amber:
## SOBEL
module  SOBEL(clk,reset,busy,ready,iaddr,idata,cdata_rd,cdata_wr,caddr_rd,caddr_wr,cwr,crd,csel	);
clock: 4.47 ns
lec_check: 0
abc_area: 1
cap_margin: 20
core_aspect_ratio: 0.5
core_margin: 2
core_utilization: 68
cts_cluster_diameter: 393
slew_margin: 20
run.sh (not shown) runs the stock make flow with config.mk's settings and CLKGATE_MAP_FILE=.
amber: it failed with a tool error in global routing (5_1_grt), so there are no final results.
Input-level comparison between tundra and amber:
- removing ABC_AREA (formerly 1)
- removing CTS_CLUSTER_DIAMETER (formerly 393)
- changing CORE_UTILIZATION from 68 to 59
- removing CORE_ASPECT_RATIO (formerly 0.5)
- changing the clock period (ns, I/O delays scaled along) from 4.47 to 5.18
Results
- To summarise tundra: no stage aborted, but the layout did not pass its checks, failing on setup timing.
- amber → tundra: number of cells upsized or downsized after cts lost 32%, width of the chip lost 50 µm, die size picked up an extra 9.3%.
Setup changes, tundra to quartz
- setting PLACE_DENSITY to 0.81 for the first time
- changing CORE_UTILIZATION from 59 to 72
- changing the clock period (ns, I/O delays scaled along) from 5.18 to 8.66
Notes after the runs:
Going from tundra to quartz, maximum frequency went down; relative contribution of combinational cells to total power higher; tightest hold margin went down by 4.3 ps; number of diodes added for antenna fixing rose by 2; fraction of the core area covered by cells at the end of the flow saw an increase.
quartz -> tundra: register share of total power flat
Going from tundra to quartz, non-clock buffer count shrank by more than a quarter.
Although it ran to completion, quartz produced a layout that fails the final checks because of setup timing.
tundra → quartz: setup slack after layout went up 2780 ps, growth of design area from synthesis to finish down 7.8 points, minimum clock period after layout saw an increase.
[inputs] yarrow vs quartz
- CORE_UTILIZATION now 40, was 72
- PLACE_DENSITY no longer set, was 0.81
- the clock period (ns, I/O delays scaled along) now 9.3, was 8.66
--- outcome ---
- Part of the power in the clock network in yarrow vs quartz: up 2.2 points
- yarrow: done, clean on timing, DRC and antenna
- The cell internal power dissipation of yarrow was superior to that of quartz.
- Run comparison: quartz termination of the worst setup path count_iaddr[10]; yarrow termination of the worst setup path iaddr[14]
- Diff yarrow and quartz: buffer and inverter count on the worst path higher in quartz
- From quartz to yarrow the numbers moved as follows: number of gates given a new drive strength after cts has decreased; total length of routed wires has decreased; worst hold slack has increased; design area has decreased; instance area after placement has decreased.
- As of yarrow, floorplan die height had risen by more than a quarter compared to quartz.
- yarrow vs quartz, instance count: yarrow higher
Modified inputs, fjord compared to yarrow
- changing CORE_UTILIZATION from 40 to 66
- changing the clock period (ns, I/O delays scaled along) from 9.3 to 7.95
Results
The flow for fjord finished, though final verification flagged setup timing.
yarrow has higher die footprint than fjord.
When fjord is set beside yarrow, its power share of the sequential group turns out to be 1.4 points smaller.
Ratio of total power to cell area grows by more than 10% when moving from yarrow to fjord.
Measured against each other, yarrow and fjord differ in non-clock buffer count, the higher figure coming from fjord.
Going from yarrow to fjord, transition time at the pin with the least slew margin grows by 100 ps.
In the reports for yarrow and fjord, the smaller clock power belongs to yarrow.
Taking fjord over yarrow, the final wirelength ratio works out to 1.09.
In fjord, fmax is higher than in yarrow.
Relative to yarrow, final total negative setup slack has decreased by 24120 ps in fjord.
Of yarrow and fjord, the run reporting the higher share of the core filled by cells before placement was fjord.
Edits applied to the flow inputs when going from fjord to willow:
- CORE_UTILIZATION: 66 -> 40
- the clock period (ns, I/O delays scaled along): 7.95 -> 9.6
### Flow results
willow ran to completion and came out clean on the timing, DRC and antenna checks. Ran to the end and failed final checks on setup timing: fjord. In willow, worst setup slack after layout is higher than in fjord. [compare] base=fjord new=willow: relative contribution of the clock network to total power saw a decrease, final critical-path share of the clock period saw a decrease, maximum operating frequency saw a decrease. willow vs fjord — cell area dropped about 8%.
Power figures rest on the tool's default switching activity, not on a simulated workload.
